run 1:
==> flow/design.v <==
module PE (
    input              clk,
    input              CIM_en,
    input              STDW,  
    input              STDR,  
    input        [5:0] STD_A,  
    input        [3:0] weight_in,  
    input      [255:0] act_in,  
    output reg   [3:0] weight_out,  
    output reg  [13:0] PSUM  
);
reg  [255:0] weight;  
integer i;
always @(posedge clk) begin
    for (i = 0; i < 64; i = i+1) begin
        if (STDW && STD_A == i) begin  
            weight[4*i+3 -: 4] <= weight_in;
        end
    end
end
always@(*) begin
    weight_out = 4'b0;
    PSUM = 14'b0;
    if (STDW) begin  
    end
    else if (STDR) begin  
        weight_out = weight[4*STD_A+3 -: 4];
    end
    else begin  
        if (CIM_en) begin
            for (i = 0; i < 64; i = i+1) begin
                PSUM = PSUM + weight[4*i+3 -: 4] * act_in[4*i+3 -: 4];  
            end
        end
    end
end
endmodule
export LEC_CHECK = 0
export CAP_MARGIN = 20
export CELL_PAD_IN_SITES_GLOBAL_PLACEMENT = 1
export CORE_ASPECT_RATIO = 1.57
export CORE_MARGIN = 2
export CORE_UTILIZATION = 61
export GPL_ROUTABILITY_DRIVEN = 1
export MAX_ROUTING_LAYER = met4
export PLACE_DENSITY = 0.64
export SETUP_SLACK_MARGIN = 1.53
export SLEW_MARGIN = 20
create_clock -name core_clock -period 13.5 [get_ports {clk}]
run.sh (not shown) runs the stock make flow with config.mk's settings and CLKGATE_MAP_FILE=.
Although run 1 finished all stages, its layout failed final checks on negative setup slack.
Changes in run 2 relative to run 1:
- putting PLACE_DENSITY_LB_ADDON at 0.21 where nothing was set
- swapping 2 for 9 in CORE_MARGIN
- swapping 1.53 for -2.0 in SETUP_SLACK_MARGIN
- clearing PLACE_DENSITY, which used to be 0.64
- swapping 61 for 16 in CORE_UTILIZATION
- swapping 20 for 0 in SLEW_MARGIN
- swapping 13.5 for 31.1 in the clock period (ns, I/O delays scaled along)
Notes after the runs:
Run 2 completed end to end with timing, DRC and antenna clean. Changes observed in run 2 relative to run 1: design area rose 2200 sq um. Going from run 1 to run 2, count of final setup violators -10; part of the cycle the worst path needs -34 points. Run 2 reports a higher number of rows in the core area than run 1 does. Taking run 1 as 1.0, run 2 lands at 0.64 on first-iteration detailed-routing DRC count. [compare] base=run 1 new=run 2: area of the core increased about 280%, setup slack went up by 9300 ps. Measured against each other, run 1 and run 2 differ in maximum net fanout on the critical path, the higher figure coming from run 2. Multiplexer share of the synthesized area essentially unchanged between run 1 and run 2.
### run 2 -> run 3
- an added PLACE_DENSITY of 0.76
- a change of CORE_MARGIN from 9 to 2
- an added TNS_END_PERCENT of 15
- a deleted SETUP_SLACK_MARGIN that had been -2.0
- a deleted PLACE_DENSITY_LB_ADDON that had been 0.21
- an added CTS_CLUSTER_SIZE of 11
- a change of CORE_UTILIZATION from 16 to 58
The flow did not stop early for run 3: all stages ran, and the layout cleared the timing, design-rule and antenna checks. Summary — worst slack at placement, run 3 relative to run 2: higher, by 210 ps. Delta (run 3 minus run 2): worst hold margin rose 10 ps. Run 2 ended up with sky130_fd_sc_hd__fa_1 as its worst-path cell with the longest stage delay; run 3 ended up with sky130_fd_sc_hd__clkdlybuf4s50_1. Sum of net half-perimeters after detailed placement: run 3 better than run 2. The run showing the smaller slew of the pin with the lowest slew margin is run 2. Run 3 ends up with higher routed wire length on met3 than run 2 does. Relative to run 2, wire length of the first global-routing pass has decreased by 78000 microns in run 3.
What run 4 does differently from run 3 at the input level:
- CELL_PAD_IN_SITES_GLOBAL_PLACEMENT now 0, was 1
- CTS_CLUSTER_SIZE no longer set, was 11
- PLACE_DENSITY_LB_ADDON now 0.21, previously not set
- PLACE_DENSITY no longer set, was 0.76
- TNS_END_PERCENT no longer set, was 15
- CORE_UTILIZATION now 65, was 58
- SETUP_SLACK_MARGIN now -2.0, previously not set
- the clock period (ns, I/O delays scaled along) now 16.5, was 31.1
==> comparison <==
To summarise run 4: no stage aborted, but the layout did not pass its checks, failing on negative setup slack. Global-route usage (lower): run 3. When run 4 is measured against run 3, its non-clock buffer count turns out 167 higher. From run 4 to run 3, mapped cell area did not move at all. The lower sequential share of layout area of run 3 and run 4 is in run 4. Hold slack for run 4 is lower than for run 3. Relative to run 3, final cycle utilization of the critical path has gone up in run 4. Run 4 vs run 3: final setup TNS down. Final HPWL from detailed placement ended up about 3.4% lower on run 4 than on run 3.

---

## lane 1
// PE: RTL as listed in full above, without the edits since
==> flow/config.mk <==
export PLATFORM = sky130hd
export DESIGN_NAME = PE
export DESIGN_NICKNAME = PE
export VERILOG_FILES = /design/flow/design.v
export SDC_FILE = /design/flow/constraint.sdc
export NUM_CORES = 4
export LEC_CHECK = 0
export ABC_AREA = 1
export CAP_MARGIN = 20
export CORE_ASPECT_RATIO = 0.62
export CORE_MARGIN = 2
export CORE_UTILIZATION = 18
export CTS_CLUSTER_DIAMETER = 283
export GPL_ROUTABILITY_DRIVEN = 1
export GPL_TIMING_DRIVEN = 1
export SLEW_MARGIN = 20
export TNS_END_PERCENT = 55
==> flow/constraint.sdc <==
create_clock -name core_clock -period 31.3 [get_ports {clk}]
set_input_delay 6.2600 -clock core_clock [delete_from_list [all_inputs] [get_ports {clk}]]
set_output_delay 6.2600 -clock core_clock [all_outputs]
set_load 0.01 [all_outputs]
For lane 2, these inputs were changed with respect to lane 1:
- removing CTS_CLUSTER_DIAMETER (formerly 283)
- removing GPL_TIMING_DRIVEN (formerly 1)
- setting CTS_CLUSTER_SIZE to 10 for the first time
- removing GPL_ROUTABILITY_DRIVEN (formerly 1)
- changing CORE_UTILIZATION from 18 to 72
- changing TNS_END_PERCENT from 55 to 5
- removing CORE_ASPECT_RATIO (formerly 0.62)
- setting PLACE_DENSITY to 0.74 for the first time
- changing the clock period (ns, I/O delays scaled along) from 31.3 to 7.17
==> results <==
- Across lane 1 and lane 2, a clean result was obtained everywhere but in lane 2.
- The flow for lane 2 finished, though final verification flagged negative setup slack.
- Comparing lane 1 and lane 2, the lower setup slack was measured on lane 2.
- End of the critical path = PSUM[13]: lane 1; end of the critical path = PSUM[9]: lane 2
- Compare lane 1 and lane 2 | layout overhead on the synthesized area higher: lane 2
- Note that the wire length on met3 recorded for lane 2 amounts to 1.09 times the value seen in lane 1.
- STATUS pre-CTS setup slack: lane 2 loses against lane 1
- Lane 1 → lane 2: total wire length after detailed routing saw a decrease, initial antenna violation count saw a decrease, filler-free cell count of the finished design saw a decrease.
Here is what was changed in the inputs of lane 3 compared with lane 2.
- removing PLACE_DENSITY (formerly 0.74)
- changing CTS_CLUSTER_SIZE from 10 to 79
- setting HOLD_SLACK_MARGIN to -0.08 for the first time
- setting MAX_ROUTING_LAYER to met4 for the first time
- removing ABC_AREA (formerly 1)
- setting SETUP_SLACK_MARGIN to 2.77 for the first time
- changing the clock period (ns, I/O delays scaled along) from 7.17 to 10.3
Notes after the runs:
STATUS run=lane 3 STAGES=ALL_DONE FINAL_CHECKS=FAILED CAUSE=negative setup slack. The utilization of lane 2 and that of lane 3 are within noise of each other. The highest-delay cell along the critical path comes out fa_2 in one run and fa_1 in the other, namely in lane 2 and lane 3 respectively. Sort lane 3 and lane 2 by wire length, ascending, and lane 3 comes first. In lane 3 the post-CTS setup buffer count turned out 1 lower than in lane 2.
Input changes introduced in lane 4 (baseline for comparison: lane 3):
- TNS_END_PERCENT removed (was 5)
- HOLD_SLACK_MARGIN removed (was -0.08)
- SETUP_SLACK_MARGIN removed (was 2.77)
- MAX_ROUTING_LAYER removed (was met4)
- CORE_UTILIZATION changed from 72 to 45
- CTS_CLUSTER_SIZE removed (was 79)
- the clock period (ns, I/O delays scaled along) changed from 10.3 to 11.7
### Flow results
- Lane 4 -> stages 100% | layout checks FAIL | negative setup slack
- Run comparison: lane 4 highest layer used for signal routing met5; lane 3 highest layer used for signal routing met4
- Full die area went up by more than half going from lane 3 to lane 4.
- Vias: lane 4 fewer than lane 3
- Area fraction in compound gates: lane 4 vs lane 3 identical
- On total routed wirelength, the lower figure sits with lane 4, not lane 3.
- Going from lane 3 to lane 4, aggregate global-route resource usage now sits lower; area overhead of the layout relative to synthesis picked up an extra 1.5 points.
- Met2 wire length (lower): lane 4
